==> flow/design.v <==
module dffhr (d, r, clk, q);
  parameter WIDTH = 1;
  input 			r;
  input 			clk;
  input 	[WIDTH-1:0] 	d;
  output 	[WIDTH-1:0] 	q;
  reg 		[WIDTH-1:0] 	q;
  always @ (posedge clk) 
    if ( r ) 
      q <= {WIDTH{1'b0}};
    else
      q <= d;
endmodule  
module sha1_round (cv_in, w, round, cv_out);
   input [159:0] cv_in;
   input [31:0]  w;
   input [6:0]   round;
   output [159:0] cv_out;
   reg [31:0]     k;
   reg [31:0]     f;
   wire [31:0]    a_shift;
   wire [31:0]    b_shift;
   wire [31:0]    add_result;
   wire [31:0]    a = cv_in[159:128];
   wire [31:0]    b = cv_in[127:96];
   wire [31:0]    c = cv_in[95:64];
   wire [31:0]    d = cv_in[63:32];
   wire [31:0]    e = cv_in[31:0];
   always @(round)
     begin
        k = 32'd0;
        if ((round >= 7'd0) && (round <= 7'd19))
          k = 32'h5A827999;
        if ((round >= 7'd20) && (round <= 7'd39))
          k = 32'h6ED9EBA1;
        if ((round >= 7'd40) && (round <= 7'd59))
          k = 32'h8F1BBCDC;
        if ((round >= 7'd60) && (round <= 7'd79))
          k = 32'hCA62C1D6;
     end  
   always @(round or b or c or d)
     begin
        f = 32'd0;
        if ((round >= 7'd0) && (round <= 7'd19))
          f = ((b & c) | (~b & d));
        if ((round >= 7'd20) && (round <= 7'd39))
          f = (b ^ c ^ d);
        if ((round >= 7'd40) && (round <= 7'd59))
          f = ((b & c) | (b & d) | (c & d));
        if ((round >= 7'd60) && (round <= 7'd79))
          f = (b ^ c ^ d);
     end  
   assign a_shift = {a[26:0], a[31:27]};
   assign b_shift = {b[1:0], b[31:2]};
   assign add_result = (a_shift + ((f + k) + (e + w)));
   assign cv_out = {add_result, a, b_shift, c, d};
endmodule  
module sha1_exec(clk, reset, start, data_in, load_in, cv, 
  use_prev_cv, busy, out_valid, cv_next);
   input clk, reset;     
   input start;
   input [31:0] data_in;
   input load_in;
   input [159:0] cv;
   input use_prev_cv;
   output        busy;
   output        out_valid;
   output [159:0] cv_next;  
   reg            busy;         
   reg            out_valid;    
   reg [6:0]      rnd_cnt_d;    
   wire [6:0]     rnd_cnt_q;    
   wire [159:0]   rnd_d;        
   wire [159:0]   rnd_q;
   wire [159:0]   sha1_round_wire;   
   wire [159:0]   cv_d;         
   wire [159:0]   cv_q;         
   wire [159:0]   cv_next_d;    
   wire [159:0]   cv_next_q;
   parameter      IDLE = 2'b00;
   parameter      CALC = 2'b01;
   parameter      VALID_OUT = 2'b10;
   parameter      VALID_OUT2 = 2'b11;
   wire [1:0]     state; 
   reg [1:0]      next_state;
   wire [511:0]   w_d;
   wire [511:0]   w_q;
   wire [511:0]   w_temp;
   wire [31:0]    w;    
   wire [31:0]    w_gen_temp = w_temp[511:480] ^ w_temp[447:416] ^ 
                  w_temp[255:224] ^ w_temp[95:64];  
   wire [31:0]    w_gen = {w_gen_temp[30:0], w_gen_temp[31]};
   assign         w_d = ((load_in == 1'b1) ? w_temp :
                  ((rnd_cnt_q < 7'd15) ? w_temp : 
                  {w_gen, w_temp[479:0]}));
   assign w_temp = (state == CALC) ? {w_q[479:0], w_q[511:480]} : 
     ((load_in == 1'b1) ? {w_q[479:0], data_in} : w_q);
   assign w = w_q[511:480];
   sha1_round sha1_round(.cv_in(rnd_q), .w(w), .round(rnd_cnt_q),
                           .cv_out(sha1_round_wire));
   assign         rnd_d = ((state == CALC) ? sha1_round_wire : 
     (use_prev_cv == 1'b1) ? cv_next_q : cv);
   assign         cv_d = ((state == CALC) ? cv_q : 
     (use_prev_cv == 1'b1) ? cv_next_q : cv);
   assign         cv_next_d = (state == VALID_OUT) ? 
                                ({cv_q[159:128] + rnd_q[159:128],
                                  cv_q[127:96] + rnd_q[127:96],
                                  cv_q[95:64] + rnd_q[95:64],
                                  cv_q[63:32] + rnd_q[63:32],
                                  cv_q[31:0] + rnd_q[31:0]}) :
                                  (cv_next_q);
   assign         cv_next = cv_next_q;
   always @(state or start or rnd_cnt_q)
     begin
        out_valid = 1'b0;       
        busy = 1'b0;
        rnd_cnt_d = 7'b0000000;
        case (state)
          IDLE : begin
             out_valid = 1'b0;
             rnd_cnt_d = 7'b0000000;
             if (start) begin
                busy = 1'b1;
                next_state = CALC;
             end
             else begin
                busy = 1'b1;
                next_state = IDLE;
             end
          end  
          CALC : begin
             busy = 1'b1;
             out_valid = 1'b0;
             if (start) begin
                next_state = IDLE;
                rnd_cnt_d = 7'd0000000;
             end
             else if (rnd_cnt_q == 7'd79) begin
                next_state = VALID_OUT;
                rnd_cnt_d = 7'd0000000;
             end
             else begin
                next_state = CALC;
                rnd_cnt_d = rnd_cnt_q + 7'd0000001;
             end
          end  
          VALID_OUT : begin
             busy = 1'b1;
             out_valid = 1'b0;       
             if (start) begin
                next_state = IDLE;
                rnd_cnt_d = 7'd0000000;
             end else begin
                next_state = VALID_OUT2;
             end
          end     
          VALID_OUT2 : begin
             busy = 1'b0;
             out_valid = 1'b1;
             if (start) begin
                next_state = CALC;
             end
             else begin
                next_state = IDLE;
             end
          end
          default : begin
             next_state = IDLE;
          end
        endcase
     end          
   dffhr #(7) rnd_cnt_reg (.d(rnd_cnt_d), .q(rnd_cnt_q),
                           .clk(clk), .r(reset));
   dffhr #(2) state_reg (.d(next_state), .q(state), 
                         .clk(clk), .r(reset)); 
   dffhr #(512) w_reg (.d(w_d), .q(w_q), .clk(clk), .r(reset));
   dffhr #(160) cv_reg (.d(cv_d), .q(cv_q), .clk(clk), .r(reset));
   dffhr #(160) rnd_reg (.d(rnd_d), .q(rnd_q), .clk(clk), .r(reset));
   dffhr #(160) cv_next_reg (.d(cv_next_d), .q(cv_next_q),
                             .clk(clk), .r(reset));   
endmodule  
Settings: LEC_CHECK=0, ABC_AREA=1, CAP_MARGIN=5, CORE_ASPECT_RATIO=1.67, CORE_MARGIN=4, CORE_UTILIZATION=31, GPL_TIMING_DRIVEN=0, MAX_ROUTING_LAYER=met4, PLACE_DENSITY_LB_ADDON=0.03, SLEW_MARGIN=0; clock period 9.92 ns.
run.sh (not shown) runs the stock make flow with config.mk's settings and CLKGATE_MAP_FILE=.
The first run completed without violations.
Then changed:
--- a/flow/config.mk
+++ b/flow/config.mk
@@ -7,3 +7,3 @@
 export LEC_CHECK = 0
-export ABC_AREA = 1
+export ABC_AREA = 0
 export CAP_MARGIN = 5
@@ -12,5 +12,7 @@
 export CORE_UTILIZATION = 31
+export CTS_CLUSTER_DIAMETER = 229
 export GPL_TIMING_DRIVEN = 0
+export HOLD_SLACK_MARGIN = -0.09
 export MAX_ROUTING_LAYER = met4
-export PLACE_DENSITY_LB_ADDON = 0.03
+export PLACE_DENSITY = 0.94
 export SLEW_MARGIN = 0
Now the flow finished with max-capacitance violations, max-slew violations left.
Total power went down by about a fifth.
Global-route usage went down by 6.3 points.
Non-clock buffer count went down by 15.
Cell area went down by a few percent.
Then changed:
==> flow/config.mk (replaced) <==
export PLATFORM = sky130hd
export DESIGN_NAME = sha1_exec
export DESIGN_NICKNAME = sha1_exec
export VERILOG_FILES = /design/flow/design.v
export SDC_FILE = /design/flow/constraint.sdc
export NUM_CORES = 4
export LEC_CHECK = 0
export CAP_MARGIN = 20
export CORE_MARGIN = 2
export CORE_UTILIZATION = 72
export MAX_ROUTING_LAYER = met4
export PLACE_DENSITY = 0.66
export SLEW_MARGIN = 20
==> flow/constraint.sdc (replaced) <==
create_clock -name core_clock -period 4.65 [get_ports {clk}]
set_input_delay 0.9300 -clock core_clock [delete_from_list [all_inputs] [get_ports {clk}]]
set_output_delay 0.9300 -clock core_clock [all_outputs]
set_load 0.01 [all_outputs]
Result: This time the run finished but failed the layout checks on negative setup slack. Setup slack degrades by 2.4 ns. Global-route usage rises by 28 points. Routed wire length falls by 10%. Worst hold slack gains 0.035 ns.
Then changed:
--- a/flow/config.mk
+++ b/flow/config.mk
@@ -7,7 +7,9 @@
 export LEC_CHECK = 0
+export ABC_AREA = 1
 export CAP_MARGIN = 20
-export CORE_MARGIN = 2
-export CORE_UTILIZATION = 72
-export MAX_ROUTING_LAYER = met4
-export PLACE_DENSITY = 0.66
+export CORE_ASPECT_RATIO = 1.67
+export CORE_MARGIN = 4
+export CORE_UTILIZATION = 31
+export GPL_TIMING_DRIVEN = 1
+export PLACE_DENSITY = 0.44
 export SLEW_MARGIN = 20
==> flow/constraint.sdc (replaced) <==
create_clock -name core_clock -period 8.0 [get_ports {clk}]
set_input_delay 1.6000 -clock core_clock [delete_from_list [all_inputs] [get_ports {clk}]]
set_output_delay 1.6000 -clock core_clock [all_outputs]
set_load 0.01 [all_outputs]
Outcome: The changed run produced a clean layout; design area goes down slightly; clock-buffer cell count rises by 7; routed wire length rises by a little under a tenth; core utilization goes down by 52 points; clock skew shrinks by 0.055 ns; worst setup slack gains 2.8 ns; sequential share of layout area goes up by 0.42 points; combinational power goes down by a quarter to a third.
Then changed:
==> flow/config.mk (replaced) <==
export PLATFORM = sky130hd
export DESIGN_NAME = sha1_exec
export DESIGN_NICKNAME = sha1_exec
export VERILOG_FILES = /design/flow/design.v
export SDC_FILE = /design/flow/constraint.sdc
export NUM_CORES = 4
export LEC_CHECK = 0
export CAP_MARGIN = 20
export CORE_MARGIN = 2
export CORE_UTILIZATION = 40
export SLEW_MARGIN = 20
The new run completed without violations.
Worst hold slack barely changes.
Count of clock-buffer cells in the layout is higher by 16.
Combinational power drops by about 37%.
Core utilization rose by 11 points.
Wire length drops by about 22%.
Worst setup slack is worse by 0.65 ns.
Then changed:
--- a/flow/config.mk
+++ b/flow/config.mk
@@ -7,5 +7,8 @@
 export LEC_CHECK = 0
-export CAP_MARGIN = 20
+export CAP_MARGIN = 5
 export CORE_MARGIN = 2
-export CORE_UTILIZATION = 40
+export CORE_UTILIZATION = 72
+export MAX_ROUTING_LAYER = met4
+export PLACE_DENSITY = 0.66
+export SETUP_SLACK_MARGIN = -0.36
 export SLEW_MARGIN = 20
==> flow/constraint.sdc (replaced) <==
create_clock -name core_clock -period 4.65 [get_ports {clk}]
set_input_delay 0.9300 -clock core_clock [delete_from_list [all_inputs] [get_ports {clk}]]
set_output_delay 0.9300 -clock core_clock [all_outputs]
set_load 0.01 [all_outputs]
Outcome: With this change the flow finished with negative setup slack left. Wire length went up by 16%. Final area is higher by 3.1%. Setup slack got worse by 2.1 ns. Power climbs by about 80%. Synthesized cell count does not change. Sequential power rises by about 70%.

build 34:
// sha1_exec: RTL as listed in full above, without the edits since
Settings: LEC_CHECK=0, CAP_MARGIN=30, CELL_PAD_IN_SITES_GLOBAL_PLACEMENT=0, CORE_ASPECT_RATIO=1.34, CORE_MARGIN=2, CORE_UTILIZATION=72, CTS_CLUSTER_SIZE=85, GPL_ROUTABILITY_DRIVEN=1, MAX_ROUTING_LAYER=met4, PLACE_DENSITY_LB_ADDON=0.05, SETUP_SLACK_MARGIN=1.41, SLEW_MARGIN=20; clock period 4.9 ns.
In build 34 the implementation completed, yet the final layout does not meet the checks, the culprit being setup timing.
Modified inputs, build 32 compared to build 34
Settings: removing SETUP_SLACK_MARGIN (formerly 1.41); changing CAP_MARGIN from 30 to 20; removing MAX_ROUTING_LAYER (formerly met4); removing GPL_ROUTABILITY_DRIVEN (formerly 1); removing CTS_CLUSTER_SIZE (formerly 85); removing CELL_PAD_IN_SITES_GLOBAL_PLACEMENT (formerly 0); removing CORE_ASPECT_RATIO (formerly 1.34); changing CORE_UTILIZATION from 72 to 40; removing PLACE_DENSITY_LB_ADDON (formerly 0.05); changing the clock period (ns, I/O delays scaled along) from 4.9 to 6.97.
## What came out
- Diff build 34 -> build 32: sequential share of layout area shows an increase of 1.1 points; setup slack now sits higher; first-pass GRT wire length went down about 13%; post-route total power saw a decrease.
- [compare] base=build 34 new=build 32: combinational power saw a decrease, count of clock-buffer cells in the layout saw an increase, wire length saw a decrease.
- Build 32 completed every stage of the flow, and the final layout passed the timing, design-rule and antenna checks.
- When build 32 is set beside build 34, its post-layout utilization of the core turns out to be 41 points smaller.
- Summary: with build 34 as the reference, routed via count in build 32 moved down by more than 10%.
- Diff build 32..build 34 | clock skew | negligible
Input-level comparison between build 29 and build 32:
Settings: CORE_UTILIZATION changed from 40 to 23.
Findings:
- Die size: build 29 exceeds build 32
- Compared with build 32, in build 29 post-layout total power now larger; final cell count now sits higher; setup slack has decreased; total number of placement rows up 42.
- Summary of build 29 over build 32: die outline width increased by 32% relative to the old numbers; required time of the critical path closely matched the old numbers; slew of the pin with the lowest slew margin decreased by 0.19 ns relative to the old numbers.
- Lower relative contribution of combinational cells to total power was reported by build 32, not build 29.
## Diff of input files: build 70 against build 29
Settings: changing CORE_UTILIZATION from 23 to 31; setting GPL_TIMING_DRIVEN to 0 for the first time; changing CORE_MARGIN from 2 to 3; changing the clock period (ns, I/O delays scaled along) from 6.97 to 8.0.
Results
As far as count of unique library cells instantiated by Yosys goes, build 70 and build 29 are indistinguishable; the numbers are identical.
Build 70 vs build 29: achievable frequency down
Between build 29 and build 70, endpoint arrival time on the critical path increased.
Relative to build 29, via count of the first global-routing pass has increased by 9.3% in build 70.
Core area improves in build 70 relative to build 29.
Build 29 → build 70: fraction of area in multi-input gates held, buffering stage count on the worst path with inverters included picked up an extra 1, non-clock buffer count +290, worst hold slack now larger.
Modified inputs, build 10 compared to build 70
Settings: MIN_ROUTING_LAYER: unset -> met2; GPL_ROUTABILITY_DRIVEN: unset -> 1; CORE_UTILIZATION: 31 -> 40; ABC_AREA: unset -> 1; CORE_MARGIN: 3 -> 2; CORE_ASPECT_RATIO: unset -> 0.82; the clock period (ns, I/O delays scaled along): 8.0 -> 4.33.
==> results <==
Every stage of the flow completed for build 70, and the final layout passed the timing, design-rule and antenna checks. global routing: build 10 exited with error. Lower synthesized cell count among build 70 and build 10: build 70. Compared with build 70, build 10 shows die area lower by 35,000 µm². NOTE cell count in the Yosys report build 70->build 10 increased by more than 10%. The placed cell count in build 10 is 1.06 times that in build 70. Between build 70 and build 10, the flow reports height of the chip decreasing by more than 10%. Post-synthesis sequential area ratio delta for build 10 relative to build 70: 1.0 points lower. Basic-gate share of the synthesized area counting and, or, nand and nor cells: build 10 > build 70. Area figure in the yosys stat output, build 70 and build 10: higher on build 10. Summary of the comparison: parity-gate share of the synthesized area counting xor and xnor cells is lower in build 10, relative to build 70.
Input changes introduced in build 52 (baseline for comparison: build 10):
Settings: CORE_UTILIZATION now 60, was 40; GPL_ROUTABILITY_DRIVEN no longer set, was 1; GPL_TIMING_DRIVEN no longer set, was 0; CORE_ASPECT_RATIO no longer set, was 0.82; MIN_ROUTING_LAYER no longer set, was met2; CTS_CLUSTER_DIAMETER now 397, previously not set; the clock period (ns, I/O delays scaled along) now 3.87, was 4.33.
Results
Compared to build 10, build 52 has count of placed standard cells including taps 6.5% lower. Die area (build 52 vs. build 10) decreases by more than a quarter. Area share of fa/ha/maj cells after synthesis of build 10 is on par with build 52. Delta(number of instances resized during post-cts repair, build 52 - build 10) < 0. Re worst setup timing slack at the placement stage: build 52 is 0.23 ns up on build 10. On post-place instance area: build 52 sits above build 10. For placed wire-length estimate, dividing the value from build 10 by the value from build 52 gives 1.4. Post-CTS setup repair buffer count on build 52 is up relative to build 10. On build 52: vertical die dimension is 9.7% lower than what build 10 gave. Post-synthesis cell count came out exactly the same in build 10 and build 52. Of build 10 and build 52, the run reporting the lower area inside the core boundary was build 52. Build 52: all stages done; final checks FAILED (setup timing).

lane 1:
RTL: the design.v shown in full above, as it stands there.
Settings: LEC_CHECK=0, CAP_MARGIN=20, CORE_ASPECT_RATIO=1.88, CORE_MARGIN=2, CORE_UTILIZATION=36, CTS_CLUSTER_DIAMETER=38, GPL_ROUTABILITY_DRIVEN=1, PLACE_DENSITY_LB_ADDON=0.28, SETUP_SLACK_MARGIN=0.58, SLEW_MARGIN=15; clock period 8.13 ns.
The inputs of lane 2 differ from those of lane 1 as listed below.
Settings: CORE_UTILIZATION now 58, was 36; MAX_ROUTING_LAYER now met4, previously not set; CELL_PAD_IN_SITES_GLOBAL_PLACEMENT now 1, previously not set; CTS_CLUSTER_DIAMETER no longer set, was 38; SETUP_SLACK_MARGIN no longer set, was 0.58; SLEW_MARGIN now 20, was 15; CTS_CLUSTER_SIZE now 36, previously not set; CORE_ASPECT_RATIO now 1.34, was 1.88; PLACE_DENSITY_LB_ADDON no longer set, was 0.28; CAP_MARGIN now 30, was 20; the clock period (ns, I/O delays scaled along) now 4.9, was 8.13.
### Flow results
- Per the final summary, lane 1 finished and its layout is clean on timing, DRC and antenna.
- Every stage of lane 2 finished as expected; the final checks, on the other hand, flagged setup timing, which means the layout fails.
- Origin of the worst setup path = rnd_cnt_reg.q[1]$_SDFF_PP0_: lane 2; origin of the worst setup path = rnd_cnt_reg.q[2]$_SDFF_PP0_: lane 1
- In the metrics for lane 1 and lane 2, the one carrying the higher highest cell delay on the worst timing path is lane 1.
- Cmp lane 2 vs lane 1: number of buffers outside the clock class in the layout higher in lane 2
- Per the comparison of lane 2 with lane 1, part of the total power dissipated in sequential elements went down; worst setup margin now smaller; placement-stage worst setup slack has decreased.
- Proportion of cell area occupied by registers: lane 2 vs lane 1 down 0.98 points
- Of lane 1 and lane 2, the higher sequential power belongs to lane 2.
### lane 2 -> lane 3
Settings: CELL_PAD_IN_SITES_GLOBAL_PLACEMENT changed from 1 to 0; CORE_UTILIZATION changed from 58 to 72; PLACE_DENSITY newly set to 0.77.
## What came out
On non-clock buffer share of cell area, lane 2 and lane 3 are neck and neck.
Summary of lane 3 over lane 2: post-route standard cell area excluding fillers lost 680 sq um; final critical-path setup slack lost 0.14 ns; peak ir drop on the vdd network picked up an extra 31%; fmax lost about 2.4%; leakage power total lost 0.50%.
Between lane 2 and lane 3, the net switching component of the power is higher for lane 3.
Lane 3 vs. lane 2: share of the final layout cell area in sequential cells went up by 0.37 points.
Lane 3 completed end to end; final checks failed (setup timing).
Power and IR drop assume default switching activity.
